<file path="flow/design.v">
module Bicubic (
    input CLK,
    input RST,
    input enable,
    input [7:0] input_data,
    output logic [13:0] iaddr,
    output logic ird,
    output logic we,
    output logic [13:0] waddr,
    output logic [7:0] output_data,
    input [6:0] V0,
    input [6:0] H0,
    input [4:0] SW,
    input [4:0] SH,
    input [5:0] TW,
    input [5:0] TH,
    output logic DONE
);
parameter  IDLE=5'd0,PRE_PROCESS=5'd1,DELTA_X=5'd2,DELTA_Y=5'd3,IN16=5'd4,
           JUDGE=5'd5,Y0_ST=5'd6,Y1_ST=5'd7,Y2_ST=5'd8,Y3_ST=5'd9,X_ST=5'd10,
           Y_ST=5'd11,WRITE=5'd12,IN4=5'd13,DONE_ST=5'd14;
reg [4:0] state,next_state,cnt;
reg [6:0] q_x, q_y;
reg [7:0] win [0:15],inter [0:3],out_reg,cal_p_n1,cal_p_0,cal_p_1,
          cal_p_2,cal_result;
reg [17:0] cal_x_fp;
reg [18:0] p_x_delta, p_y_delta;
reg [24:0] p_x, p_y;        
wire x_match, y_match;
wire [24:0] x_add_delta, y_add_delta;
wire x_match_write, y_match_write;
wire x_jump_IN4;
wire [5:0] div_a=(state==DELTA_X)?SW-'d1:SH-'d1;        
wire [23:0] div_a_temp=div_a << 18;         
wire [5:0] div_b=(state==DELTA_X)?TW-'d1:TH-'d1;
wire [23:0] div_result=div_a_temp / div_b; 
assign DONE=state==DONE_ST;
assign ird='b1;
always @(posedge CLK or posedge RST) begin
    if (RST) begin
        state<=IDLE;
        cnt<=5'd0;  
    end
    else begin
        state<=next_state;
        cnt<=(state!=next_state)?5'd0:cnt+5'd1;
    end
end
always @(*) begin
    case (state)
        IDLE:next_state=(enable)?PRE_PROCESS:IDLE;
        PRE_PROCESS:next_state=DELTA_X;
        DELTA_X:next_state=(cnt==5'd5)?DELTA_Y:DELTA_X;
        DELTA_Y:next_state=(cnt==5'd5)?IN16:DELTA_Y;
        IN16:next_state=(cnt==5'd16)?JUDGE:IN16 ;         
        JUDGE:next_state=(x_match && y_match)?WRITE:(y_match)?Y_ST:(x_match)?X_ST:Y0_ST;
        Y0_ST:next_state=Y1_ST;       
        Y1_ST:next_state=Y2_ST;       
        Y2_ST:next_state=Y3_ST;       
        Y3_ST:next_state=X_ST;        
        X_ST:next_state=WRITE;        
        Y_ST:next_state=WRITE;        
        WRITE:next_state=(q_y==TH-1'd1 && q_x==TW-1'd1)?DONE_ST:(q_x==TW-1'd1)?IN16:(x_jump_IN4)?IN4:JUDGE;
        IN4:next_state=(cnt==5'd4)?JUDGE:IN4;         
        DONE_ST:next_state=IDLE;
        default:next_state=IDLE;
    endcase
end 
always @(*) begin
    case (state)
        Y0_ST:begin
            cal_x_fp=p_x[17:0];
            cal_p_n1=win[0];   
            cal_p_0=win[1];  
            cal_p_1=win[2];  
            cal_p_2=win[3];  
        end 
        Y1_ST:begin
            cal_x_fp=p_x[17:0];
            cal_p_n1=win[4];   
            cal_p_0=win[5];  
            cal_p_1=win[6];  
            cal_p_2=win[7];  
        end 
        Y2_ST:begin
            cal_x_fp=p_x[17:0];
            cal_p_n1=win[8];   
            cal_p_0=win[9];  
            cal_p_1=win[10];  
            cal_p_2=win[11];  
        end 
        Y3_ST:begin
            cal_x_fp=p_x[17:0];
            cal_p_n1=win[12];   
            cal_p_0=win[13];  
            cal_p_1=win[14];  
            cal_p_2=win[15];  
        end 
        X_ST:begin
            cal_x_fp=p_y[17:0];
            cal_p_n1=inter[0];  
            cal_p_0=inter[1];
            cal_p_1=inter[2];
            cal_p_2=inter[3];
        end 
        Y_ST:begin
            cal_x_fp=p_x[17:0];
            cal_p_n1=inter[0];  
            cal_p_0=inter[1];
            cal_p_1=inter[2];
            cal_p_2=inter[3];
        end 
        default:begin
            cal_x_fp=p_x[17:0];
            cal_p_n1=18'd0;
            cal_p_0=18'd0;
            cal_p_1=18'd0;
            cal_p_2=18'd0;
        end 
    endcase
end
always @(*) begin
    case (state)
        IN16:begin
            we=1'b0;
            output_data=8'd0;
            waddr=14'd0;
            case (cnt)
               5'd0:iaddr=(((p_x[24:18]-2'd1)<<6)+((p_x[24:18]-2'd1)<<5)+((p_x[24:18]-2'd1)<<2))+((p_y[24:18]-2'd1));
               5'd1:iaddr=(((p_x[24:18]-2'd0)<<6)+((p_x[24:18]-2'd0)<<5)+((p_x[24:18]-2'd0)<<2))+((p_y[24:18]-2'd1));
               5'd2:iaddr=(((p_x[24:18]+2'd1)<<6)+((p_x[24:18]+2'd1)<<5)+((p_x[24:18]+2'd1)<<2))+((p_y[24:18]-2'd1));
               5'd3:iaddr=(((p_x[24:18]+2'd2)<<6)+((p_x[24:18]+2'd2)<<5)+((p_x[24:18]+2'd2)<<2))+((p_y[24:18]-2'd1));
               5'd4:iaddr=(((p_x[24:18]-2'd1)<<6)+((p_x[24:18]-2'd1)<<5)+((p_x[24:18]-2'd1)<<2))+((p_y[24:18]+2'd0));
               5'd5:iaddr=(((p_x[24:18]-2'd0)<<6)+((p_x[24:18]-2'd0)<<5)+((p_x[24:18]-2'd0)<<2))+((p_y[24:18]+2'd0));
               5'd6:iaddr=(((p_x[24:18]+2'd1)<<6)+((p_x[24:18]+2'd1)<<5)+((p_x[24:18]+2'd1)<<2))+((p_y[24:18]+2'd0));
               5'd7:iaddr=(((p_x[24:18]+2'd2)<<6)+((p_x[24:18]+2'd2)<<5)+((p_x[24:18]+2'd2)<<2))+((p_y[24:18]+2'd0));
               5'd8:iaddr=(((p_x[24:18]-2'd1)<<6)+((p_x[24:18]-2'd1)<<5)+((p_x[24:18]-2'd1)<<2))+((p_y[24:18]+2'd1));
               5'd9:iaddr=(((p_x[24:18]-2'd0)<<6)+((p_x[24:18]-2'd0)<<5)+((p_x[24:18]-2'd0)<<2))+((p_y[24:18]+2'd1));
               5'd10:iaddr=(((p_x[24:18]+2'd1)<<6)+((p_x[24:18]+2'd1)<<5)+((p_x[24:18]+2'd1)<<2))+((p_y[24:18]+2'd1));
               5'd11:iaddr=(((p_x[24:18]+2'd2)<<6)+((p_x[24:18]+2'd2)<<5)+((p_x[24:18]+2'd2)<<2))+((p_y[24:18]+2'd1));
               5'd12:iaddr=(((p_x[24:18]-2'd1)<<6)+((p_x[24:18]-2'd1)<<5)+((p_x[24:18]-2'd1)<<2))+((p_y[24:18]+2'd2));
               5'd13:iaddr=(((p_x[24:18]-2'd0)<<6)+((p_x[24:18]-2'd0)<<5)+((p_x[24:18]-2'd0)<<2))+((p_y[24:18]+2'd2));
               5'd14:iaddr=(((p_x[24:18]+2'd1)<<6)+((p_x[24:18]+2'd1)<<5)+((p_x[24:18]+2'd1)<<2))+((p_y[24:18]+2'd2));
               5'd15:iaddr=(((p_x[24:18]+2'd2)<<6)+((p_x[24:18]+2'd2)<<5)+((p_x[24:18]+2'd2)<<2))+((p_y[24:18]+2'd2));
               default:iaddr=14'd0;
            endcase
        end
        IN4:begin
            we=1'b0;
            output_data=8'd0;
            waddr=14'd0;
            case (cnt)
               5'd0:iaddr=(((p_x[24:18]+2'd2)<<6)+((p_x[24:18]+2'd2)<<5)+((p_x[24:18]+2'd2)<<2))+((p_y[24:18]-2'd1));
               5'd1:iaddr=(((p_x[24:18]+2'd2)<<6)+((p_x[24:18]+2'd2)<<5)+((p_x[24:18]+2'd2)<<2))+((p_y[24:18]+2'd0));
               5'd2:iaddr=(((p_x[24:18]+2'd2)<<6)+((p_x[24:18]+2'd2)<<5)+((p_x[24:18]+2'd2)<<2))+((p_y[24:18]+2'd1));
               5'd3:iaddr=(((p_x[24:18]+2'd2)<<6)+((p_x[24:18]+2'd2)<<5)+((p_x[24:18]+2'd2)<<2))+((p_y[24:18]+2'd2));
                default:iaddr=14'd0;
            endcase
        end
        WRITE:begin
            iaddr=14'd0;
            we=1'b1;
            output_data=out_reg;
            waddr=q_x+q_y*TW;
        end
        default:begin
            output_data=8'd0;
            we=1'b0;
            iaddr=14'd0;
            waddr=14'd0;
        end 
    endcase
end
wire signed [12:0] a, b, c, d;   
assign a=- $signed({1'b0,cal_p_n1})+$signed({1'b0,cal_p_0})+$signed({1'b0,cal_p_0,1'b0}) - $signed({1'b0,cal_p_1}) - $signed({1'b0,cal_p_1,1'b0})+$signed({1'b0,cal_p_2});
assign b=$signed({1'b0,cal_p_n1,1'b0}) - $signed({1'b0,cal_p_0}) - $signed({1'b0,cal_p_0,2'b0})+$signed({1'b0,cal_p_1,2'b0}) - $signed({1'b0,cal_p_2});
assign c=- $signed({1'b0,cal_p_n1})+$signed({1'b0,cal_p_1});
assign d=$signed({1'b0,cal_p_0,1'b0});
wire [17:0] x3, x2, x1;      
wire [35:0] x2_temp,x3_temp;
assign x1=cal_x_fp;
assign x2_temp=x1 * cal_x_fp;
assign x2=x2_temp[35:18];
assign x3_temp=x2 * cal_x_fp;
assign x3=x3_temp[35:18];
wire signed [32:0] result_ext, ax, bx, cx, dx;     
assign ax=$signed(a) * $signed({1'b0,x3});
assign bx=$signed(b) * $signed({1'b0,x2});
assign cx=$signed(c) * $signed({1'b0,x1});
assign dx=$signed({d,18'd0});
assign result_ext=$signed(ax)+$signed(bx)+$signed(cx)+$signed(dx);
assign cal_result=(result_ext[32])?8'd0:(result_ext[32:18] >= 15'd511)?8'd255:result_ext[26:19]+result_ext[18];   
assign x_match=(p_x[17:13]==5'd0)||(p_x[17:13]==5'b11111);
assign y_match=(p_y[17:13]==5'd0)||(p_y[17:13]==5'b11111);
assign x_add_delta=p_x+p_x_delta;
assign y_add_delta=p_y+p_y_delta;
assign x_match_write=(x_add_delta[17:13]==5'd0)|| (x_add_delta[17:13]==5'b11111);
assign y_match_write=(y_add_delta[17:13]==5'd0)||(y_add_delta[17:13]==5'b11111);
assign x_jump_IN4=x_match_write||(x_add_delta[24:18] > p_x[24:18]);
integer i1;
always @(posedge CLK or posedge RST) begin
    if (RST) begin
        for (i1=0; i1<16; i1=i1+1) begin
            win[i1]<=8'd0;
        end
        for (i1=0; i1<4; i1=i1+1) begin
            inter[i1]<=8'd0;
        end
        out_reg<=8'd0;
        p_x_delta<=19'd0;
        p_y_delta<=19'd0;
        p_x<=25'd0;
        p_y<=25'd0;
        q_x<=25'd0;
        q_y<=25'd0;
    end
    else begin
        case (state)
            PRE_PROCESS:begin
                p_x<={H0,18'd0};
                p_y<={V0,18'd0};
                q_x<=7'd0;
                q_y<=7'd0;
            end
            DELTA_X:p_x_delta<=div_result;
            DELTA_Y:p_y_delta<=div_result;
            IN16:begin
                case (cnt)
                   5'd1:win[00]<=input_data;
                   5'd2:win[01]<=input_data;
                   5'd3:win[02]<=input_data;
                   5'd4:win[03]<=input_data;
                   5'd5:win[04]<=input_data;
                   5'd6:win[05]<=input_data;
                   5'd7:win[06]<=input_data;
                   5'd8:win[07]<=input_data;
                   5'd9:win[08]<=input_data;
                   5'd10:win[09]<=input_data;
                   5'd11:win[10]<=input_data;
                   5'd12:win[11]<=input_data;
                   5'd13:win[12]<=input_data;
                   5'd14:win[13]<=input_data;
                   5'd15:win[14]<=input_data;
                   5'd16:win[15]<=input_data;
                endcase
            end 
            JUDGE:begin
                if (next_state==WRITE) begin
                    out_reg<=win[5];
                end
                if(next_state==Y_ST) begin
                    inter[0]<=win[4];
                    inter[1]<=win[5];
                    inter[2]<=win[6];
                    inter[3]<=win[7];
                end
                else if(next_state==X_ST) begin
                    inter[0]<=win[1];
                    inter[1]<=win[5];
                    inter[2]<=win[9];
                    inter[3]<=win[13];
                end
            end
            Y0_ST:inter[0]<=cal_result;    
            Y1_ST:inter[1]<=cal_result;
            Y2_ST:inter[2]<=cal_result;
            Y3_ST:inter[3]<=cal_result;
            X_ST:out_reg<=cal_result;
            Y_ST: out_reg<=cal_result;
            WRITE:begin
                if (q_x==(TW-'d1)) begin
                    p_x<={H0,{18'd0}};
                    q_x<='d0;
                    if (y_match_write) begin
                        p_y[24:18]<=y_add_delta[24:18]+y_add_delta[17];
                        p_y[17:0]<=25'd0;                           
                    end
                    else begin
                        p_y<=y_add_delta;
                    end
                    q_y<=q_y+'d1;
                end
                else if (x_jump_IN4) begin
                    if (x_match_write) begin
                        p_x[24:18]<=x_add_delta[24:18]+x_add_delta[17];
                        p_x[17:0]<=25'd0;                           
                    end
                    else begin
                        p_x<=x_add_delta;
                    end
                    q_x<=q_x +'d1;
                end
                else begin
                    p_x<=x_add_delta;
                    q_x<=q_x +'d1;
                end
                if (x_jump_IN4) begin
                    win[00]<=win [01];
                    win[01]<=win [02];
                    win[02]<=win [03];
                    win[04]<=win [05];
                    win[05]<=win [06];
                    win[06]<=win [07];
                    win[08]<=win [09];
                    win[09]<=win [10];
                    win[10]<=win [11];
                    win[12]<=win [13];
                    win[13]<=win [14];
                    win[14]<=win [15];
                end
            end
            IN4:begin
                case (cnt)
                   5'd1:win[03]<=input_data;     
                   5'd2:win[07]<=input_data;
                   5'd3:win[11]<=input_data;
                   5'd4:win[15]<=input_data;
                endcase
            end
        endcase
    end
end
endmodule
</file>
<file path="flow/constraint.sdc">
create_clock -name core_clock -period 39.7 [get_ports {CLK}]
set_input_delay 7.9400 -clock core_clock [delete_from_list [all_inputs] [get_ports {CLK}]]
set_output_delay 7.9400 -clock core_clock [all_outputs]
set_load 0.01 [all_outputs]
</file>
<file path="flow/config.mk">
export PLATFORM = sky130hd
export DESIGN_NAME = Bicubic
export DESIGN_NICKNAME = Bicubic
export VERILOG_FILES = /design/flow/design.v
export SDC_FILE = /design/flow/constraint.sdc
export NUM_CORES = 4
export LEC_CHECK = 0
export ABC_AREA = 1
export CAP_MARGIN = 20
export CORE_MARGIN = 2
export CORE_UTILIZATION = 69
export CTS_CLUSTER_SIZE = 97
export PLACE_DENSITY_LB_ADDON = 0.01
export SLEW_MARGIN = 20
export TNS_END_PERCENT = 20
</file>
<file path="flow/run.sh">
#!/bin/bash
# the make line also repeats each setting of config.mk as NAME=value (left out here)
make -C /OpenROAD-flow-scripts/flow DESIGN_CONFIG=/design/flow/config.mk WORK_HOME=/design/flow/orfs CLKGATE_MAP_FILE= finish
</file>
==> results of run 1 <==
metal layers:
layer	vias up	share of wire (%)	GRT usage [%]
met5	-	0.023	0
met1	36900	34	50.8
met4	6	9.6	33.9
li1	34500	-	-
met2	4518	45	72.4
met3	1504	11	10.6
final cells by class:
| cell class | instances | share of cell area [%] |
|---|---|---|
| Antenna cell | 3 | 0.00807 |
| Multi-Input combinational cell | 7553 | 69.2 |
| Inverter | 2456 | 10.0 |
| Sequential cell | 279 | 7.50 |
| Clock buffer | 44 | 0.934 |
| Clock inverter | 4 | 0.0605 |
| Tap cell | 1512 | 2.03 |
| Timing Repair Buffer | 1225 | 10.2 |
| Timing Repair inverter | 2 | 0.0148 |
repair_timing:
item / 4_1_cts / 5_1_grt
resized: 89 / 389
setup endpoints to repair: 4 / 8
hold endpoints to repair: 0 / 0
gates cloned: 2 / 1
pin swaps: 95 / 274
buffers inserted: 86 / 71
==> report_table.html, run 1 <==
<p>Metrics extracted from the flow reports.</p>
<table>
<tr><th>Metric</th><th>Value</th></tr>
<tr><th colspan="2">Outcome</th></tr>
<tr><td>Run status</td><td>finished with violations</td></tr>
<tr><td>Checks failing in the layout checks</td><td>negative setup slack</td></tr>
<tr><th colspan="2">Synthesis</th></tr>
<tr><td>Net count after synthesis</td><td>12700</td></tr>
<tr><td>Syn Area/Cell</td><td>7.52 µm²</td></tr>
<tr><td>Tally of yosys warning messages</td><td>4</td></tr>
<tr><td>Cell types occupying the most area after synthesis</td><td>sky130_fd_sc_hd__fa_1, sky130_fd_sc_hd__ha_1, sky130_fd_sc_hd__inv_1</td></tr>
<tr><td>Post-synth cell types</td><td>~84</td></tr>
<tr><td>Compound-Gate Fraction of Synth Area</td><td>9.75%</td></tr>
<tr><td>Library cell with the highest instance count after synthesis</td><td>sky130_fd_sc_hd__inv_1</td></tr>
<tr><td>Chip Area, Yosys</td><td>approximately 80000 µm²</td></tr>
<tr><td>Multiplexer share</td><td>less than 1%</td></tr>
<tr><td>Synth top area share</td><td>30.6%</td></tr>
<tr><td>Synth Instances</td><td>10600</td></tr>
<tr><td>Count of flip-flops with a built-in enable after synthesis</td><td>0</td></tr>
<tr><td>Library cell occupying the most area in the post-synthesis netlist</td><td>sky130_fd_sc_hd__fa_1</td></tr>
<tr><td>Largest combinational cell category by area</td><td>adder cells</td></tr>
<tr><td>Most frequent cells after synthesis</td><td>sky130_fd_sc_hd__inv_1, sky130_fd_sc_hd__nand2_1, sky130_fd_sc_hd__fa_1, sky130_fd_sc_hd__nor2_1, sky130_fd_sc_hd__ha_1</td></tr>
<tr><td>Adder-cell share of the synthesized area</td><td>43.3%</td></tr>
<tr><td>Fraction of registers with async set or reset after synthesis</td><td>100%</td></tr>
<tr><td>Register area share after synthesis</td><td>8.74%</td></tr>
<tr><td>Area fraction in xor and xnor cells</td><td>between 3 and 4%</td></tr>
<tr><td>Most used flip-flop cell</td><td>sky130_fd_sc_hd__dfrtp_1</td></tr>
<tr><td>Synthesis-stage register bit count</td><td>279</td></tr>
<tr><td>Number of cells in Yosys stat</td><td>10600</td></tr>
<tr><td>And+or+nand+nor area frac</td><td>20.7%</td></tr>
<tr><td>Combined area of all synthesized cells</td><td>79800 µm²</td></tr>
<tr><th colspan="2">Finish</th></tr>
<tr><td>Fin cells</td><td>13100</td></tr>
<tr><td>Layout Area Growth over Synthesis</td><td>16.6%</td></tr>
<tr><td>Number of fillers in the final layout</td><td>7614</td></tr>
<tr><td>Post-Layout Inst Area</td><td>93100 µm²</td></tr>
<tr><td>Total area of sequential cells</td><td>6980 µm²</td></tr>
<tr><td>Fraction of the core area covered by cells at the end of the flow</td><td>81.3%</td></tr>
<tr><td>Comb area</td><td>64400 µm²</td></tr>
<tr><td>Final Net Count</td><td>approximately 14000</td></tr>
<tr><th colspan="2">Worst setup path</th></tr>
<tr><td>Top cell by count, worst path</td><td>sky130_fd_sc_hd__nand2_2</td></tr>
<tr><td>Launch point of the worst reg-to-reg path</td><td>state[3]</td></tr>
<tr><td>WP depth</td><td>around 260</td></tr>
<tr><td>Cell class contributing the biggest share of worst-path delay</td><td>simple AND/OR/NAND/NOR gates</td></tr>
<tr><td>Worst R2R End</td><td>p_y_delta[0]</td></tr>
<tr><td>Total buffers and inverters traversed by the critical path</td><td>46</td></tr>
<tr><td>Max incr delay on CP</td><td>~320 ps</td></tr>
<tr><td>Type of origin of the critical path</td><td>input port</td></tr>
<tr><td>CP startpoint</td><td>TW[1]</td></tr>
<tr><td>Depth of the worst register-to-register path</td><td>259</td></tr>
<tr><td>Class of the most critical setup path</td><td>in -&gt; reg</td></tr>
<tr><td>Register-to-register setup slack</td><td>5090 ps</td></tr>
<tr><td>CP endpoint</td><td>p_y_delta[0]</td></tr>
<tr><td>Arr. time, crit path</td><td>between 40000 and 50000 ps</td></tr>
<tr><td>Worst Path Required</td><td>between 40000 and 50000 ps</td></tr>
<tr><td>Critical Path Slowest Stage Cell</td><td>sky130_fd_sc_hd__ha_1</td></tr>
<tr><td>Kind of end point of the critical path</td><td>register</td></tr>
<tr><td>Crit-path max FO</td><td>8</td></tr>
<tr><th colspan="2">Timing</th></tr>
<tr><td>Final critical-path required period</td><td>40310 ps</td></tr>
<tr><td>Final worst setup slack</td><td>-606 ps</td></tr>
<tr><td>Unrepaired setup endpoints after global routing</td><td>yes</td></tr>
<tr><td>Worst-margin pin slew</td><td>~1300 ps</td></tr>
<tr><td>Final-report max-slew violation count</td><td>0</td></tr>
<tr><td>Setup TNS after final layout</td><td>-1550 ps</td></tr>
<tr><td>Final period util</td><td>102%</td></tr>
<tr><td>Clk_skew</td><td>23.2 ps</td></tr>
<tr><td>Peak clock frequency supported by timing</td><td>~25 MHz</td></tr>
<tr><td>Endpoints failing setup</td><td>4</td></tr>
<tr><td>Slew HR</td><td>10.6%</td></tr>
<tr><td>Hold_ws</td><td>roughly 500 ps</td></tr>
<tr><td>Final hold violation count</td><td>0</td></tr>
<tr><th colspan="2">Global route</th></tr>
<tr><td>Total global routing track utilization</td><td>about 44%</td></tr>
<tr><td>Overflow left after global routing</td><td>0</td></tr>
<tr><td>Number of global-route vias before repair</td><td>80800</td></tr>
<tr><td>Pin count of the biggest net entering global routing</td><td>142</td></tr>
<tr><td>Number of antenna violations at the first check in global routing</td><td>4</td></tr>
<tr><td>Global-route wire length before repair</td><td>~410 mm</td></tr>
<tr><th colspan="2">Place</th></tr>
<tr><td>Count of input and output buffers</td><td>84</td></tr>
<tr><td>Final estimated routing congestion in global placement</td><td>slightly above 1</td></tr>
<tr><td>Total placed cells including tap cells</td><td>between 10000 and 15000</td></tr>
<tr><td>Hpwl dp</td><td>between 200 and 250 mm</td></tr>
<tr><td>Post-detailed-placement cell area</td><td>89100 µm²</td></tr>
<tr><td>Pre-CTS setup slack</td><td>-2380 ps</td></tr>
<tr><th colspan="2">Floorplan</th></tr>
<tr><td>Initial cell density of the core</td><td>69.7%</td></tr>
<tr><td>Placeable core region</td><td>115000 µm²</td></tr>
<tr><td>Die Ht</td><td>between 300 and 400 µm</td></tr>
<tr><td>Boundary pin count</td><td>86</td></tr>
<tr><td>Placement row count</td><td>124</td></tr>
<tr><td>Floorplan die area</td><td>118000 µm²</td></tr>
<tr><td>Width of the chip</td><td>344 µm</td></tr>
<tr><th colspan="2">Route</th></tr>
<tr><td>First drt pass iteration count</td><td>9</td></tr>
<tr><td>DRC errors left</td><td>0</td></tr>
<tr><td>Violation count after the first detailed-route iteration</td><td>7348</td></tr>
<tr><td>Vias per cell</td><td>5.92</td></tr>
<tr><td>Final antenna-violating net count</td><td>0</td></tr>
<tr><td>Wirelength per Cell</td><td>20.2 µm</td></tr>
<tr><td>Final WL</td><td>265 mm</td></tr>
<tr><td>Total number of vias</td><td>77500</td></tr>
<tr><th colspan="2">Job</th></tr>
<tr><td>Warning total across the stage logs</td><td>approximately 70</td></tr>
<tr><td>Max-Cap Viols</td><td>0</td></tr>
<tr><th colspan="2">Clock tree</th></tr>
<tr><td>Clock tree from TritonCTS</td><td>yes</td></tr>
<tr><td>Clock Sink Count</td><td>279</td></tr>
<tr><td>Max Buffers Root-to-Sink</td><td>3</td></tr>
<tr><td>Total CTS buffers</td><td>27</td></tr>
<tr><td>Number of hold buffers added after cts</td><td>0</td></tr>
<tr><td>Clock slew at the register clock pins of the worst setup and hold paths</td><td>roughly 70 ps</td></tr>
<tr><td>H-tree depth reported by CTS</td><td>1</td></tr>
<tr><td>Source-to-sink clock delay at the later pin of the worst-skew pair</td><td>590 ps</td></tr>
<tr><td>Root buffer cell</td><td>sky130_fd_sc_hd__clkbuf_16</td></tr>
<tr><th colspan="2">Min path</th></tr>
<tr><td>Start point of the worst hold path</td><td>win[11][0]</td></tr>
<tr><td>Worst hold path stage count</td><td>2</td></tr>
<tr><td>Type of the worst min-delay path</td><td>reg -&gt; reg</td></tr>
<tr><td>Worst-case hold path end point</td><td>win[11][0]</td></tr>
</table>
==> run 2, diff against run 1 <==
CTS_CLUSTER_SIZE = unset   (was 97)
MAX_ROUTING_LAYER = met4   (was unset)
TNS_END_PERCENT = 5   (was 20)
clock period = 36.3 ns   (was 39.7 ns; I/O delays follow)
==> run 2 against run 1 <==
Compared with the run above: still fails the layout checks on negative setup slack; area after synthesis is the same; synthesized cell count did not move; sequential share of layout area is essentially flat; first-iteration DRC count rose by 12%; sequential cell count stayed put; clock-buffer cell count is 9 lower; highest routed layer is now met4.
==> report_table.html, run 2 <==
<p>Metrics extracted from the flow reports.</p>
<table>
<tr><th>Metric</th><th>Value</th></tr>
<tr><th colspan="2">Synthesis</th></tr>
<tr><td>Chip Area, Yosys</td><td>~80000 µm²</td></tr>
<tr><td>Compound-Gate Fraction of Synth Area</td><td>9.75%</td></tr>
<tr><td>Count of flip-flops with a built-in enable after synthesis</td><td>0</td></tr>
<tr><td>Cell types occupying the most area after synthesis</td><td>sky130_fd_sc_hd__fa_1, sky130_fd_sc_hd__ha_1, sky130_fd_sc_hd__inv_1</td></tr>
<tr><td>Most frequent cells after synthesis</td><td>sky130_fd_sc_hd__inv_1, sky130_fd_sc_hd__nand2_1, sky130_fd_sc_hd__fa_1, sky130_fd_sc_hd__nor2_1, sky130_fd_sc_hd__ha_1</td></tr>
<tr><td>And+or+nand+nor area frac</td><td>20.7%</td></tr>
<tr><td>Number of cells in Yosys stat</td><td>10600</td></tr>
<tr><td>Multiplexer share</td><td>0.238%</td></tr>
<tr><td>Most used flip-flop cell</td><td>sky130_fd_sc_hd__dfrtp_1</td></tr>
<tr><td>Tally of yosys warning messages</td><td>4</td></tr>
<tr><td>Post-synth cell types</td><td>84</td></tr>
<tr><td>Largest combinational cell category by area</td><td>adder cells</td></tr>
<tr><td>Net count after synthesis</td><td>12700</td></tr>
<tr><td>Library cell occupying the most area in the post-synthesis netlist</td><td>sky130_fd_sc_hd__fa_1</td></tr>
<tr><td>Library cell with the highest instance count after synthesis</td><td>sky130_fd_sc_hd__inv_1</td></tr>
<tr><td>Fraction of registers with async set or reset after synthesis</td><td>100%</td></tr>
<tr><td>Synth top area share</td><td>between 30% and 40%</td></tr>
<tr><td>Combined area of all synthesized cells</td><td>79800 µm²</td></tr>
<tr><td>Synth Instances</td><td>10600</td></tr>
<tr><td>Area fraction in xor and xnor cells</td><td>3.80%</td></tr>
<tr><td>Register area share after synthesis</td><td>slightly below 9%</td></tr>
<tr><td>Syn Area/Cell</td><td>7.52 µm²</td></tr>
<tr><td>Synthesis-stage register bit count</td><td>279</td></tr>
<tr><td>Adder-cell share of the synthesized area</td><td>43.3%</td></tr>
<tr><th colspan="2">Timing</th></tr>
<tr><td>Final worst setup slack</td><td>-2820 ps</td></tr>
<tr><td>Peak clock frequency supported by timing</td><td>between 20 and 30 MHz</td></tr>
<tr><td>Final-report max-slew violation count</td><td>0</td></tr>
<tr><td>Worst-margin pin slew</td><td>1280 ps</td></tr>
<tr><td>Final hold violation count</td><td>0</td></tr>
<tr><td>Endpoints failing setup</td><td>6</td></tr>
<tr><td>Slew HR</td><td>14.6%</td></tr>
<tr><td>Clk_skew</td><td>27.5 ps</td></tr>
<tr><td>Unrepaired setup endpoints after global routing</td><td>yes</td></tr>
<tr><td>Final period util</td><td>108%</td></tr>
<tr><td>Final critical-path required period</td><td>between 30000 and 40000 ps</td></tr>
<tr><td>Hold_ws</td><td>488 ps</td></tr>
<tr><td>Setup TNS after final layout</td><td>-10410 ps</td></tr>
<tr><th colspan="2">Clock tree</th></tr>
<tr><td>Max Buffers Root-to-Sink</td><td>3</td></tr>
<tr><td>Clock Sink Count</td><td>279</td></tr>
<tr><td>Root buffer cell</td><td>sky130_fd_sc_hd__clkbuf_16</td></tr>
<tr><td>Number of hold buffers added after cts</td><td>0</td></tr>
<tr><td>Clock slew at the register clock pins of the worst setup and hold paths</td><td>70 ps</td></tr>
<tr><td>Clock tree from TritonCTS</td><td>yes</td></tr>
<tr><td>Source-to-sink clock delay at the later pin of the worst-skew pair</td><td>590 ps</td></tr>
<tr><td>H-tree depth reported by CTS</td><td>1</td></tr>
<tr><td>Total CTS buffers</td><td>27</td></tr>
<tr><th colspan="2">Worst setup path</th></tr>
<tr><td>CP endpoint</td><td>p_x_delta[0]</td></tr>
<tr><td>Class of the most critical setup path</td><td>in -&gt; reg</td></tr>
<tr><td>CP startpoint</td><td>TH[3]</td></tr>
<tr><td>Worst R2R End</td><td>p_x_delta[0]</td></tr>
<tr><td>Critical Path Slowest Stage Cell</td><td>sky130_fd_sc_hd__ha_1</td></tr>
<tr><td>Max incr delay on CP</td><td>340 ps</td></tr>
<tr><td>Depth of the worst register-to-register path</td><td>266</td></tr>
<tr><td>WP depth</td><td>roughly 270</td></tr>
<tr><td>Top cell by count, worst path</td><td>sky130_fd_sc_hd__nand2_1</td></tr>
<tr><td>Cell class contributing the biggest share of worst-path delay</td><td>simple AND/OR/NAND/NOR gates</td></tr>
<tr><td>Type of origin of the critical path</td><td>input port</td></tr>
<tr><td>Total buffers and inverters traversed by the critical path</td><td>51</td></tr>
<tr><td>Worst Path Required</td><td>36760 ps</td></tr>
<tr><td>Launch point of the worst reg-to-reg path</td><td>state[3]</td></tr>
<tr><td>Crit-path max FO</td><td>8</td></tr>
<tr><td>Register-to-register setup slack</td><td>between 2000 and 3000 ps</td></tr>
<tr><td>Kind of end point of the critical path</td><td>register</td></tr>
<tr><td>Arr. time, crit path</td><td>39570 ps</td></tr>
<tr><th colspan="2">Route</th></tr>
<tr><td>Vias per cell</td><td>5.96</td></tr>
<tr><td>Final WL</td><td>270 mm</td></tr>
<tr><td>Total number of vias</td><td>78000</td></tr>
<tr><td>First drt pass iteration count</td><td>10</td></tr>
<tr><td>DRC errors left</td><td>0</td></tr>
<tr><td>Final antenna-violating net count</td><td>0</td></tr>
<tr><td>Wirelength per Cell</td><td>20.7 µm</td></tr>
<tr><td>Violation count after the first detailed-route iteration</td><td>between 8000 and 9000</td></tr>
<tr><th colspan="2">Finish</th></tr>
<tr><td>Layout Area Growth over Synthesis</td><td>16.3%</td></tr>
<tr><td>Final Net Count</td><td>~14000</td></tr>
<tr><td>Post-Layout Inst Area</td><td>92900 µm²</td></tr>
<tr><td>Number of fillers in the final layout</td><td>7542</td></tr>
<tr><th colspan="2">Floorplan</th></tr>
<tr><td>Floorplan die area</td><td>118000 µm²</td></tr>
<tr><td>Width of the chip</td><td>344 µm</td></tr>
<tr><td>Boundary pin count</td><td>between 80 and 90</td></tr>
<tr><td>Placeable core region</td><td>between 100000 and 150000 µm²</td></tr>
<tr><td>Placement row count</td><td>124</td></tr>
<tr><td>Die Ht</td><td>344 µm</td></tr>
<tr><td>Initial cell density of the core</td><td>about 70%</td></tr>
<tr><th colspan="2">Global route</th></tr>
<tr><td>Global-route wire length before repair</td><td>422 mm</td></tr>
<tr><td>Pin count of the biggest net entering global routing</td><td>122</td></tr>
<tr><td>Overflow left after global routing</td><td>0</td></tr>
<tr><td>Total global routing track utilization</td><td>47.1%</td></tr>
<tr><td>Number of antenna violations at the first check in global routing</td><td>7</td></tr>
<tr><td>Number of global-route vias before repair</td><td>81500</td></tr>
<tr><th colspan="2">Job</th></tr>
<tr><td>Warning total across the stage logs</td><td>about 63</td></tr>
<tr><td>Max-Cap Viols</td><td>0</td></tr>
<tr><th colspan="2">Place</th></tr>
<tr><td>Count of input and output buffers</td><td>84</td></tr>
<tr><td>Post-detailed-placement cell area</td><td>89100 µm²</td></tr>
<tr><td>Hpwl dp</td><td>around 210 mm</td></tr>
<tr><td>Pre-CTS setup slack</td><td>-5200 ps</td></tr>
<tr><td>Final estimated routing congestion in global placement</td><td>1.04</td></tr>
<tr><th colspan="2">Min path</th></tr>
<tr><td>Type of the worst min-delay path</td><td>reg -&gt; reg</td></tr>
<tr><td>Worst hold path stage count</td><td>2</td></tr>
<tr><td>Worst-case hold path end point</td><td>win[15][7]</td></tr>
<tr><td>Start point of the worst hold path</td><td>win[15][7]</td></tr>
<tr><th colspan="2">Outcome</th></tr>
<tr><td>Run status</td><td>finished with violations</td></tr>
<tr><td>Checks failing in the layout checks</td><td>negative setup slack</td></tr>
</table>
==> run 2: cell type report <==
type / count / area [µm²] / area share, %
clock buffers: 35 / 726 / 0.781
clock inverters: 12 / 141 / 0.152
well taps: 1512 / 1890 / 2.04
repair buffers: 1221 / 9490 / 10.2
flip-flops and latches: 279 / 6980 / 7.52
repair inverters: 2 / 12.5 / 0.0135
diodes: 9 / 22.5 / 0.0242
multi-input cells: 7553 / 64300 / 69.2
inverters: 2456 / 9300 / 10.0
==> run 2: metrics by stage <==
step           util (%)  std cells
2_1_floorplan         -      10600
3_3_place_gp       77.8      12900
3_5_place_dp       77.8      12900
4_1_cts            79.2      13000
5_1_grt            81.1      13100
6_report           81.1      13100
==> run 2: layer usage <==
metal / routed length (µm) / vias to the layer above / GRT usage [%]
met5: 0 / - / -
met2: 123000 / 4936 / 73.9
met1: 90100 / 36700 / 51.2
met4: 27700 / 0 / 37.2
li1: - / 34400 / -
met3: 29200 / 1869 / 11.8
==> run 2: what timing repair did <==
item / 4_1_cts / 5_1_grt
cloned: 1 / 1
pin swaps: 68 / 250
gates resized: 68 / 380
setup buffers: 58 / 85
hold endpoints to repair: 0 / 0
setup endpoints to repair: 8 / 10
==> run 3, diff against run 2 <==
ABC_AREA = unset   (was 1)
CELL_PAD_IN_SITES_DETAIL_PLACEMENT = 1   (was unset)
CORE_MARGIN = 5   (was 2)
CORE_UTILIZATION = 40   (was 69)
CTS_CLUSTER_SIZE = 11   (was unset)
GPL_ROUTABILITY_DRIVEN = 0   (was unset)
MAX_ROUTING_LAYER = unset   (was met4)
PLACE_DENSITY_LB_ADDON = unset   (was 0.01)
TNS_END_PERCENT = unset   (was 5)
clock period = 60.0 ns   (was 36.3 ns; I/O delays follow)
==> run 3 against run 2 <==
Compared with the run above: now clean on timing, DRC and antenna; first-iteration DRC count decreased by 47%; worst hold slack improved by 0.74 ps; final cell count is 6.5% lower; largest cell class unchanged; sequential cell count did not move; synthesized cell count fell by 11%.
==> report_table.html, run 3 <==
<p>Metrics extracted from the flow reports.</p>
<table>
<tr><th>Metric</th><th>Value</th></tr>
<tr><th colspan="2">Timing</th></tr>
<tr><td>Final hold violation count</td><td>0</td></tr>
<tr><td>Endpoints failing setup</td><td>0</td></tr>
<tr><td>Final worst setup slack</td><td>1910 ps</td></tr>
<tr><td>Setup TNS after final layout</td><td>0 ps</td></tr>
<tr><td>Peak clock frequency supported by timing</td><td>17.2 MHz</td></tr>
<tr><td>Final period util</td><td>96.8%</td></tr>
<tr><td>Final critical-path required period</td><td>58090 ps</td></tr>
<tr><td>Worst-margin pin slew</td><td>1200 ps</td></tr>
<tr><td>Slew HR</td><td>about 20%</td></tr>
<tr><td>Clk_skew</td><td>45.4 ps</td></tr>
<tr><td>Hold_ws</td><td>489 ps</td></tr>
<tr><td>Final-report max-slew violation count</td><td>0</td></tr>
<tr><th colspan="2">Clock tree</th></tr>
<tr><td>Source-to-sink clock delay at the later pin of the worst-skew pair</td><td>610 ps</td></tr>
<tr><td>Root buffer cell</td><td>sky130_fd_sc_hd__clkbuf_16</td></tr>
<tr><td>Clock slew at the register clock pins of the worst setup and hold paths</td><td>60 ps</td></tr>
<tr><td>Number of hold buffers added after cts</td><td>0</td></tr>
<tr><td>Clock Sink Count</td><td>roughly 280</td></tr>
<tr><td>Clock tree from TritonCTS</td><td>yes</td></tr>
<tr><td>H-tree depth reported by CTS</td><td>1</td></tr>
<tr><td>Total CTS buffers</td><td>30</td></tr>
<tr><td>Max Buffers Root-to-Sink</td><td>3</td></tr>
<tr><th colspan="2">Job</th></tr>
<tr><td>Warning total across the stage logs</td><td>about 63</td></tr>
<tr><td>Max-Cap Viols</td><td>0</td></tr>
<tr><th colspan="2">Floorplan</th></tr>
<tr><td>Die Ht</td><td>455 µm</td></tr>
<tr><td>Floorplan die area</td><td>207000 µm²</td></tr>
<tr><td>Initial cell density of the core</td><td>40.1%</td></tr>
<tr><td>Placeable core region</td><td>197000 µm²</td></tr>
<tr><td>Width of the chip</td><td>455 µm</td></tr>
<tr><td>Placement row count</td><td>163</td></tr>
<tr><td>Boundary pin count</td><td>approximately 86</td></tr>
<tr><th colspan="2">Global route</th></tr>
<tr><td>Total global routing track utilization</td><td>25.9%</td></tr>
<tr><td>Number of antenna violations at the first check in global routing</td><td>8</td></tr>
<tr><td>Overflow left after global routing</td><td>0</td></tr>
<tr><td>Pin count of the biggest net entering global routing</td><td>154</td></tr>
<tr><td>Global-route wire length before repair</td><td>430 mm</td></tr>
<tr><td>Number of global-route vias before repair</td><td>78400</td></tr>
<tr><th colspan="2">Worst setup path</th></tr>
<tr><td>Top cell by count, worst path</td><td>sky130_fd_sc_hd__ha_1</td></tr>
<tr><td>Cell class contributing the biggest share of worst-path delay</td><td>AND-OR/OR-AND gates</td></tr>
<tr><td>WP depth</td><td>240</td></tr>
<tr><td>Register-to-register setup slack</td><td>about 12000 ps</td></tr>
<tr><td>Type of origin of the critical path</td><td>input port</td></tr>
<tr><td>Crit-path max FO</td><td>13</td></tr>
<tr><td>CP startpoint</td><td>TW[0]</td></tr>
<tr><td>Worst R2R End</td><td>p_x_delta[0]</td></tr>
<tr><td>Kind of end point of the critical path</td><td>register</td></tr>
<tr><td>Max incr delay on CP</td><td>580 ps</td></tr>
<tr><td>Worst Path Required</td><td>60420 ps</td></tr>
<tr><td>Class of the most critical setup path</td><td>in -&gt; reg</td></tr>
<tr><td>Launch point of the worst reg-to-reg path</td><td>state[3]</td></tr>
<tr><td>Total buffers and inverters traversed by the critical path</td><td>17</td></tr>
<tr><td>Critical Path Slowest Stage Cell</td><td>sky130_fd_sc_hd__or4_4</td></tr>
<tr><td>Arr. time, crit path</td><td>58510 ps</td></tr>
<tr><td>CP endpoint</td><td>p_x_delta[0]</td></tr>
<tr><td>Depth of the worst register-to-register path</td><td>between 200 and 250</td></tr>
<tr><th colspan="2">Place</th></tr>
<tr><td>Hpwl dp</td><td>216 mm</td></tr>
<tr><td>Pre-CTS setup slack</td><td>-1620 ps</td></tr>
<tr><td>Count of input and output buffers</td><td>between 80 and 90</td></tr>
<tr><th colspan="2">Synthesis</th></tr>
<tr><td>Count of flip-flops with a built-in enable after synthesis</td><td>0</td></tr>
<tr><td>Combined area of all synthesized cells</td><td>79100 µm²</td></tr>
<tr><td>Tally of yosys warning messages</td><td>4</td></tr>
<tr><td>Area fraction in xor and xnor cells</td><td>slightly above 5%</td></tr>
<tr><td>Chip Area, Yosys</td><td>79100 µm²</td></tr>
<tr><td>Synth top area share</td><td>30.9%</td></tr>
<tr><td>Syn Area/Cell</td><td>8.36 µm²</td></tr>
<tr><td>Most used flip-flop cell</td><td>sky130_fd_sc_hd__dfrtp_1</td></tr>
<tr><td>Most frequent cells after synthesis</td><td>sky130_fd_sc_hd__inv_1, sky130_fd_sc_hd__fa_1, sky130_fd_sc_hd__nand2_1, sky130_fd_sc_hd__ha_1, sky130_fd_sc_hd__nor2_1</td></tr>
<tr><td>Compound-Gate Fraction of Synth Area</td><td>13.8%</td></tr>
<tr><td>Synthesis-stage register bit count</td><td>279</td></tr>
<tr><td>Net count after synthesis</td><td>around 12000</td></tr>
<tr><td>Fraction of registers with async set or reset after synthesis</td><td>100%</td></tr>
<tr><td>Register area share after synthesis</td><td>8.83%</td></tr>
<tr><td>Library cell with the highest instance count after synthesis</td><td>sky130_fd_sc_hd__inv_1</td></tr>
<tr><td>Library cell occupying the most area in the post-synthesis netlist</td><td>sky130_fd_sc_hd__fa_1</td></tr>
<tr><td>Adder-cell share of the synthesized area</td><td>43.8%</td></tr>
<tr><td>Cell types occupying the most area after synthesis</td><td>sky130_fd_sc_hd__fa_1, sky130_fd_sc_hd__ha_1, sky130_fd_sc_hd__dfrtp_1</td></tr>
<tr><td>And+or+nand+nor area frac</td><td>16.4%</td></tr>
<tr><td>Largest combinational cell category by area</td><td>adder cells</td></tr>
<tr><td>Number of cells in Yosys stat</td><td>9459</td></tr>
<tr><td>Multiplexer share</td><td>2.53%</td></tr>
<tr><td>Synth Instances</td><td>approximately 9500</td></tr>
<tr><td>Post-synth cell types</td><td>around 130</td></tr>
<tr><th colspan="2">Finish</th></tr>
<tr><td>Number of fillers in the final layout</td><td>23600</td></tr>
<tr><td>Final Net Count</td><td>11700</td></tr>
<tr><td>Layout Area Growth over Synthesis</td><td>9.28%</td></tr>
<tr><th colspan="2">Min path</th></tr>
<tr><td>Start point of the worst hold path</td><td>q_x[4]</td></tr>
<tr><td>Worst hold path stage count</td><td>1</td></tr>
<tr><td>Worst-case hold path end point</td><td>q_x[4]</td></tr>
<tr><td>Type of the worst min-delay path</td><td>reg -&gt; reg</td></tr>
<tr><th colspan="2">Route</th></tr>
<tr><td>Total number of vias</td><td>70000</td></tr>
<tr><td>Final antenna-violating net count</td><td>0</td></tr>
<tr><td>Final WL</td><td>272 mm</td></tr>
<tr><td>First drt pass iteration count</td><td>8</td></tr>
<tr><td>Vias per cell</td><td>roughly 5.7</td></tr>
<tr><td>Violation count after the first detailed-route iteration</td><td>4305</td></tr>
<tr><td>Wirelength per Cell</td><td>22.2 µm</td></tr>
<tr><td>DRC errors left</td><td>0</td></tr>
<tr><th colspan="2">Outcome</th></tr>
<tr><td>Run status</td><td>complete, no violations</td></tr>
</table>
[run 3: metrics by stage]
step | util [%] | cell area, µm² | cells
2_1_floorplan | - | 79200 | 9459
3_3_place_gp | 43.0 | 84700 | 12100
3_5_place_dp | 43.0 | 84700 | 12100
4_1_cts | 43.5 | 85600 | 12200
5_1_grt | 43.9 | 86400 | 12200
6_report | 43.9 | 86400 | 12200
[run 3: what timing repair did]
action	4_1_cts	5_1_grt
pin swaps	2	54
setup endpoints to repair	2	4
setup buffers	4	50
resized	14	107
[run 3: layer usage]
| layer | global-route usage (%) | vias to the layer above | part of all wire [%] |
|---|---|---|---|
| li1 | - | 30800 | - |
| met1 | 31.0 | 36300 | 39 |
| met2 | 46.9 | 2198 | 50 |
| met3 | 2.33 | 701 | 4.8 |
| met4 | 12.4 | 2 | 5.6 |
| met5 | 0 | - | 0.0048 |
[run 3: cell type report]
class	instances	area, µm²	share of cell area [%]
antenna	7	17.5	0.0203
sequential	279	6980	8.08
multi-input combinational	7175	65400	75.7
timing repair buffer	457	3660	4.24
clock buffer	34	807	0.934
clock inverter	4	45.0	0.0521
inverter	1632	6140	7.10
tap	2640	3300	3.82
==> run 4, diff against run 3 <==
ABC_AREA = 1   (was unset)
CELL_PAD_IN_SITES_DETAIL_PLACEMENT = unset   (was 1)
CORE_MARGIN = 2   (was 5)
CORE_UTILIZATION = 72   (was 40)
CTS_CLUSTER_DIAMETER = 248   (was unset)
CTS_CLUSTER_SIZE = unset   (was 11)
GPL_ROUTABILITY_DRIVEN = unset   (was 0)
PLACE_DENSITY_LB_ADDON = 0.04   (was unset)
SETUP_SLACK_MARGIN = 3.71   (was unset)
clock period = 48.6 ns   (was 60.0 ns; I/O delays follow)
==> run 4 against run 3 <==
Compared with the run above: wire length is 6.8% lower; non-clock buffer count is 46 lower; synthesized cell count is 12% higher; clock skew is 26 ps lower; via count is 5.4% higher; area after synthesis is 0.98% higher; first-iteration DRC count is 70% higher; critical path type unchanged; highest routed layer unchanged; still clean.
==> report_table.html, run 4 <==
<p>Metrics extracted from the flow reports.</p>
<table>
<tr><th>Metric</th><th>Value</th></tr>
<tr><th colspan="2">Outcome</th></tr>
<tr><td>Run status</td><td>complete, no violations</td></tr>
<tr><th colspan="2">Synthesis</th></tr>
<tr><td>Multiplexer share</td><td>0.238%</td></tr>
<tr><td>Most frequent cells after synthesis</td><td>sky130_fd_sc_hd__inv_1, sky130_fd_sc_hd__nand2_1, sky130_fd_sc_hd__fa_1, sky130_fd_sc_hd__nor2_1, sky130_fd_sc_hd__ha_1</td></tr>
<tr><td>Synthesis-stage register bit count</td><td>279</td></tr>
<tr><td>Largest combinational cell category by area</td><td>adder cells</td></tr>
<tr><td>Fraction of registers with async set or reset after synthesis</td><td>100%</td></tr>
<tr><td>Tally of yosys warning messages</td><td>4</td></tr>
<tr><td>Library cell occupying the most area in the post-synthesis netlist</td><td>sky130_fd_sc_hd__fa_1</td></tr>
<tr><td>Count of flip-flops with a built-in enable after synthesis</td><td>0</td></tr>
<tr><td>Register area share after synthesis</td><td>8.74%</td></tr>
<tr><td>Combined area of all synthesized cells</td><td>79800 µm²</td></tr>
<tr><td>Chip Area, Yosys</td><td>79800 µm²</td></tr>
<tr><td>And+or+nand+nor area frac</td><td>20.7%</td></tr>
<tr><td>Library cell with the highest instance count after synthesis</td><td>sky130_fd_sc_hd__inv_1</td></tr>
<tr><td>Area fraction in xor and xnor cells</td><td>3.80%</td></tr>
<tr><td>Post-synth cell types</td><td>around 84</td></tr>
<tr><td>Compound-Gate Fraction of Synth Area</td><td>9.75%</td></tr>
<tr><td>Net count after synthesis</td><td>12700</td></tr>
<tr><td>Synth top area share</td><td>30.6%</td></tr>
<tr><td>Synth Instances</td><td>between 10000 and 15000</td></tr>
<tr><td>Syn Area/Cell</td><td>7.52 µm²</td></tr>
<tr><td>Number of cells in Yosys stat</td><td>10600</td></tr>
<tr><td>Adder-cell share of the synthesized area</td><td>43.3%</td></tr>
<tr><td>Cell types occupying the most area after synthesis</td><td>sky130_fd_sc_hd__fa_1, sky130_fd_sc_hd__ha_1, sky130_fd_sc_hd__inv_1</td></tr>
<tr><td>Most used flip-flop cell</td><td>sky130_fd_sc_hd__dfrtp_1</td></tr>
<tr><th colspan="2">Worst setup path</th></tr>
<tr><td>Kind of end point of the critical path</td><td>register</td></tr>
<tr><td>Cell class contributing the biggest share of worst-path delay</td><td>simple AND/OR/NAND/NOR gates</td></tr>
<tr><td>CP endpoint</td><td>p_x_delta[0]</td></tr>
<tr><td>Worst R2R End</td><td>p_x_delta[0]</td></tr>
<tr><td>WP depth</td><td>263</td></tr>
<tr><td>Arr. time, crit path</td><td>43840 ps</td></tr>
<tr><td>Worst Path Required</td><td>49110 ps</td></tr>
<tr><td>Crit-path max FO</td><td>21</td></tr>
<tr><td>Max incr delay on CP</td><td>480 ps</td></tr>
<tr><td>Top cell by count, worst path</td><td>sky130_fd_sc_hd__nand2_1</td></tr>
<tr><td>Register-to-register setup slack</td><td>~13000 ps</td></tr>
<tr><td>Critical Path Slowest Stage Cell</td><td>sky130_fd_sc_hd__clkdlybuf4s50_1</td></tr>
<tr><td>Depth of the worst register-to-register path</td><td>263</td></tr>
<tr><td>Launch point of the worst reg-to-reg path</td><td>state[3]</td></tr>
<tr><td>Total buffers and inverters traversed by the critical path</td><td>42</td></tr>
<tr><td>Type of origin of the critical path</td><td>input port</td></tr>
<tr><td>Class of the most critical setup path</td><td>in -&gt; reg</td></tr>
<tr><td>CP startpoint</td><td>SW[2]</td></tr>
<tr><th colspan="2">Floorplan</th></tr>
<tr><td>Width of the chip</td><td>337 µm</td></tr>
<tr><td>Boundary pin count</td><td>86</td></tr>
<tr><td>Initial cell density of the core</td><td>72.3%</td></tr>
<tr><td>Die Ht</td><td>between 300 and 400 µm</td></tr>
<tr><td>Floorplan die area</td><td>114000 µm²</td></tr>
<tr><td>Placement row count</td><td>122</td></tr>
<tr><td>Placeable core region</td><td>between 100000 and 150000 µm²</td></tr>
<tr><th colspan="2">Clock tree</th></tr>
<tr><td>Clock tree from TritonCTS</td><td>yes</td></tr>
<tr><td>Source-to-sink clock delay at the later pin of the worst-skew pair</td><td>620 ps</td></tr>
<tr><td>Clock slew at the register clock pins of the worst setup and hold paths</td><td>80 ps</td></tr>
<tr><td>Total CTS buffers</td><td>30</td></tr>
<tr><td>Clock Sink Count</td><td>between 200 and 300</td></tr>
<tr><td>H-tree depth reported by CTS</td><td>1</td></tr>
<tr><td>Root buffer cell</td><td>sky130_fd_sc_hd__clkbuf_16</td></tr>
<tr><td>Max Buffers Root-to-Sink</td><td>3</td></tr>
<tr><th colspan="2">Place</th></tr>
<tr><td>Count of input and output buffers</td><td>84</td></tr>
<tr><td>Final estimated routing congestion in global placement</td><td>just over 1</td></tr>
<tr><td>Hpwl dp</td><td>~200 mm</td></tr>
<tr><th colspan="2">Finish</th></tr>
<tr><td>Layout Area Growth over Synthesis</td><td>8.13%</td></tr>
<tr><td>Final Net Count</td><td>about 13000</td></tr>
<tr><td>Number of fillers in the final layout</td><td>between 7000 and 8000</td></tr>
<tr><td>Comb area</td><td>63800 µm²</td></tr>
<tr><td>Total area of sequential cells</td><td>approximately 7000 µm²</td></tr>
<tr><th colspan="2">Global route</th></tr>
<tr><td>Met2 Resource Use GR</td><td>70.7%</td></tr>
<tr><td>Overflow left after global routing</td><td>0</td></tr>
<tr><td>Number of global-route vias before repair</td><td>75300</td></tr>
<tr><td>Busiest layer in global routing</td><td>met2</td></tr>
<tr><td>Number of antenna violations at the first check in global routing</td><td>7</td></tr>
<tr><td>Pin count of the biggest net entering global routing</td><td>approximately 160</td></tr>
<tr><td>Met1 usage</td><td>54.4%</td></tr>
<tr><td>Global-route wire length before repair</td><td>398 mm</td></tr>
<tr><td>Total global routing track utilization</td><td>44.8%</td></tr>
<tr><td>Met3 Use GR</td><td>11.1%</td></tr>
<tr><th colspan="2">Route</th></tr>
<tr><td>DRC errors left</td><td>0</td></tr>
<tr><td>Wirelength per Cell</td><td>20.7 µm</td></tr>
<tr><td>Violation count after the first detailed-route iteration</td><td>7307</td></tr>
<tr><td>Total number of vias</td><td>roughly 74000</td></tr>
<tr><td>First drt pass iteration count</td><td>9</td></tr>
<tr><td>Final antenna-violating net count</td><td>0</td></tr>
<tr><td>Final WL</td><td>approximately 250 mm</td></tr>
<tr><td>Vias per cell</td><td>6.02</td></tr>
<tr><th colspan="2">Min path</th></tr>
<tr><td>Start point of the worst hold path</td><td>win[11][0]</td></tr>
<tr><td>Type of the worst min-delay path</td><td>reg -&gt; reg</td></tr>
<tr><td>Worst hold path stage count</td><td>2</td></tr>
<tr><td>Worst-case hold path end point</td><td>win[11][0]</td></tr>
<tr><th colspan="2">Timing</th></tr>
<tr><td>Peak clock frequency supported by timing</td><td>23.1 MHz</td></tr>
<tr><td>Worst-margin pin slew</td><td>1160 ps</td></tr>
<tr><td>Unrepaired setup endpoints after global routing</td><td>no</td></tr>
<tr><td>Slew HR</td><td>approximately 22%</td></tr>
<tr><td>Setup TNS after final layout</td><td>0 ps</td></tr>
<tr><td>Final hold violation count</td><td>0</td></tr>
<tr><td>Endpoints failing setup</td><td>0</td></tr>
<tr><td>Clk_skew</td><td>19.7 ps</td></tr>
<tr><td>Final period util</td><td>89.2%</td></tr>
<tr><td>Final critical-path required period</td><td>43330 ps</td></tr>
<tr><td>Final-report max-slew violation count</td><td>0</td></tr>
<tr><th colspan="2">Job</th></tr>
<tr><td>Warning total across the stage logs</td><td>61</td></tr>
<tr><td>Max-Cap Viols</td><td>0</td></tr>
</table>
-- run 4: routing by layer --
layer	routed length, µm	part of all wire [%]
met5	77	0.030
met4	21700	8.6
met3	29400	12
met2	113000	45
met1	89100	35
-- run 4: area by class of cell --
type / instances / share of cell area, %
tap: 1488 / 2.16
timing repair inverter: 3 / 0.0246
clock buffer: 36 / 0.942
inverter: 2456 / 10.8
antenna: 1 / 0.00290
sequential: 279 / 8.09
multi-input combinational: 7558 / 73.9
clock inverter: 14 / 0.245
timing repair buffer: 411 / 3.87
-- run 4: per-stage QoR --
step           hold slack, ps  cell area, µm²  setup WS, ps  std cells  util, %
6_report                  489           86300          5270      12200     78.2
4_1_cts                   488           84300          3720      12100     76.3
3_3_place_gp              466           82600          1340      12000     74.9
5_1_grt                   511           86300          2930      12200     78.2
2_1_floorplan             453           80100          3730      10600        -
3_5_place_dp              473           82600           474      12000     74.9
-- run 4: timing repair --
| item | 4_1_cts | 5_1_grt |
|---|---|---|
| setup endpoints to repair | 4 | 6 |
| hold endpoints to repair | 0 | 0 |
| hold buffers | 0 | 0 |
| pin swaps | 39 | 148 |
| gates cloned | 5 | 3 |
| setup buffers | 42 | 132 |
| gates resized | 58 | 274 |
==> run 5, diff against run 4 <==
CELL_PAD_IN_SITES_DETAIL_PLACEMENT = 1   (was unset)
CORE_MARGIN = 5   (was 2)
CORE_UTILIZATION = 40   (was 72)
CTS_CLUSTER_DIAMETER = unset   (was 248)
CTS_CLUSTER_SIZE = 40   (was unset)
GPL_ROUTABILITY_DRIVEN = 1   (was unset)
GPL_TIMING_DRIVEN = 1   (was unset)
HOLD_SLACK_MARGIN = 0.16   (was unset)
MIN_ROUTING_LAYER = met2   (was unset)
PLACE_DENSITY_LB_ADDON = unset   (was 0.04)
SETUP_SLACK_MARGIN = -2.0   (was 3.71)
SLEW_MARGIN = 30   (was 20)
clock period = 39.2 ns   (was 48.6 ns; I/O delays follow)
==> run 5 against run 4 <==
Compared with the run above: now fails the layout checks on negative setup slack; sequential cell count stayed put; setup slack worse by 6400 ps; area after synthesis stayed put; global-route usage is 0.39 points lower; synthesized cell count stayed put; sequential share of layout area is 0.73 points lower; first-iteration DRC count went up to 3.1 times the previous value; wire length is 26% higher; critical path depth is 5 lower; die size is 84% higher; critical endpoint unchanged; highest routed layer unchanged.
==> report_table.html, run 5 <==
<p>Metrics extracted from the flow reports.</p>
<table>
<tr><th>Metric</th><th>Value</th></tr>
<tr><th colspan="2">Outcome</th></tr>
<tr><td>Checks failing in the layout checks</td><td>negative setup slack</td></tr>
<tr><td>Run status</td><td>finished with violations</td></tr>
<tr><th colspan="2">Global route</th></tr>
<tr><td>Number of antenna violations at the first check in global routing</td><td>10</td></tr>
<tr><td>Number of global-route vias before repair</td><td>121000</td></tr>
<tr><td>Pin count of the biggest net entering global routing</td><td>111</td></tr>
<tr><td>Global-route wire length before repair</td><td>487 mm</td></tr>
<tr><th colspan="2">Worst setup path</th></tr>
<tr><td>CP startpoint</td><td>TW[5]</td></tr>
<tr><td>Cell class contributing the biggest share of worst-path delay</td><td>simple AND/OR/NAND/NOR gates</td></tr>
<tr><td>Max incr delay on CP</td><td>570 ps</td></tr>
<tr><td>Arr. time, crit path</td><td>40840 ps</td></tr>
<tr><td>Depth of the worst register-to-register path</td><td>260</td></tr>
<tr><td>Worst R2R End</td><td>p_x_delta[0]</td></tr>
<tr><td>WP depth</td><td>258</td></tr>
<tr><td>Top cell by count, worst path</td><td>sky130_fd_sc_hd__nand2_1</td></tr>
<tr><td>Class of the most critical setup path</td><td>in -&gt; reg</td></tr>
<tr><td>Kind of end point of the critical path</td><td>register</td></tr>
<tr><td>Launch point of the worst reg-to-reg path</td><td>state[3]</td></tr>
<tr><td>Type of origin of the critical path</td><td>input port</td></tr>
<tr><th colspan="2">Job</th></tr>
<tr><td>Warning total across the stage logs</td><td>67</td></tr>
<tr><td>Max-Cap Viols</td><td>0</td></tr>
<tr><th colspan="2">Floorplan</th></tr>
<tr><td>Placement row count</td><td>164</td></tr>
<tr><td>Width of the chip</td><td>~460 µm</td></tr>
<tr><td>Die Ht</td><td>457 µm</td></tr>
<tr><td>Initial cell density of the core</td><td>approximately two fifths</td></tr>
<tr><td>Boundary pin count</td><td>86</td></tr>
<tr><td>Floorplan die area</td><td>209000 µm²</td></tr>
<tr><th colspan="2">Synthesis</th></tr>
<tr><td>And+or+nand+nor area frac</td><td>approximately 21%</td></tr>
<tr><td>Compound-Gate Fraction of Synth Area</td><td>9.75%</td></tr>
<tr><td>Multiplexer share</td><td>0.238%</td></tr>
<tr><td>Synthesis-stage register bit count</td><td>about 280</td></tr>
<tr><td>Count of flip-flops with a built-in enable after synthesis</td><td>0</td></tr>
<tr><td>Number of cells in Yosys stat</td><td>around 11000</td></tr>
<tr><td>Synth top area share</td><td>30.6%</td></tr>
<tr><td>Syn Area/Cell</td><td>7.52 µm²</td></tr>
<tr><td>Adder-cell share of the synthesized area</td><td>43.3%</td></tr>
<tr><td>Post-synth cell types</td><td>84</td></tr>
<tr><td>Fraction of registers with async set or reset after synthesis</td><td>approximately 100%</td></tr>
<tr><td>Library cell occupying the most area in the post-synthesis netlist</td><td>sky130_fd_sc_hd__fa_1</td></tr>
<tr><th colspan="2">Timing</th></tr>
<tr><td>Final worst setup slack</td><td>-1130 ps</td></tr>
<tr><td>Final hold violation count</td><td>0</td></tr>
<tr><td>Slew HR</td><td>approximately 14%</td></tr>
<tr><td>Final-report max-slew violation count</td><td>0</td></tr>
<tr><td>Final period util</td><td>103%</td></tr>
<tr><td>Clk_skew</td><td>~26 ps</td></tr>
<tr><td>Peak clock frequency supported by timing</td><td>24.8 MHz</td></tr>
<tr><td>Final critical-path required period</td><td>~40000 ps</td></tr>
<tr><td>Endpoints failing setup</td><td>4</td></tr>
<tr><th colspan="2">Finish</th></tr>
<tr><td>Final Net Count</td><td>between 10000 and 15000</td></tr>
<tr><td>Post-Layout Inst Area</td><td>94900 µm²</td></tr>
<tr><td>Fin cells</td><td>14300</td></tr>
<tr><td>Number of fillers in the final layout</td><td>24700</td></tr>
<tr><th colspan="2">Route</th></tr>
<tr><td>DRC errors left</td><td>0</td></tr>
<tr><td>Wirelength per Cell</td><td>22.4 µm</td></tr>
<tr><td>Violation count after the first detailed-route iteration</td><td>22900</td></tr>
<tr><td>Vias per cell</td><td>about 7.3</td></tr>
<tr><th colspan="2">Clock tree</th></tr>
<tr><td>Number of hold buffers added after cts</td><td>0</td></tr>
<tr><td>H-tree depth reported by CTS</td><td>1</td></tr>
<tr><td>Clock tree from TritonCTS</td><td>yes</td></tr>
<tr><td>Root buffer cell</td><td>sky130_fd_sc_hd__clkbuf_16</td></tr>
<tr><td>Total CTS buffers</td><td>30</td></tr>
<tr><th colspan="2">Place</th></tr>
<tr><td>Total placed cells including tap cells</td><td>14100</td></tr>
<tr><td>Hpwl dp</td><td>253 mm</td></tr>
<tr><td>Post-detailed-placement cell area</td><td>91200 µm²</td></tr>
<tr><th colspan="2">Min path</th></tr>
<tr><td>Worst-case hold path end point</td><td>win[11][4]</td></tr>
</table>
## run 5: repair_timing
action | 4_1_cts | 5_1_grt
endpoints found under the setup margin | 4 | 6
cloned | 1 | 1
gates resized | 35 | 352
buffers inserted | 31 | 92
pin swaps | 32 | 217
## run 5: cell type report
cell class | count | area (µm²) | area share (%)
multi-input cells | 7553 | 64400 | 67.8
repair buffers | 1253 | 9700 | 10.2
inverters | 2456 | 9300 | 9.80
flip-flops and latches | 279 | 6980 | 7.35
well taps | 2656 | 3320 | 3.50
clock buffers | 41 | 872 | 0.919
clock inverters | 15 | 196 | 0.207
diodes | 63 | 158 | 0.166
repair inverters | 2 | 13.8 | 0.0145
## run 5: stage by stage
step                util, %  hold WS (ps)  setup TNS [ps]  setup slack, ps
floorplan                 -           453           -9120            -2790
global placement       45.7           471           -8290            -2490
detailed placement     45.7           475          -13180            -3350
CTS                    46.5           491           -6290            -2020
global route           47.6           516          -13340            -3350
finish                 47.6           489           -3080            -1130
## run 5: metal layers
metal / global-route usage (%) / vias to the layer above / share of wire (%)
met4: 12.3 / 95 / 14
li1: - / 34400 / -
met5: 17.4 / - / 1.2
met1: - / 37300 / 0
met2: 56.1 / 28900 / 50
met3: 52.9 / 4405 / 36
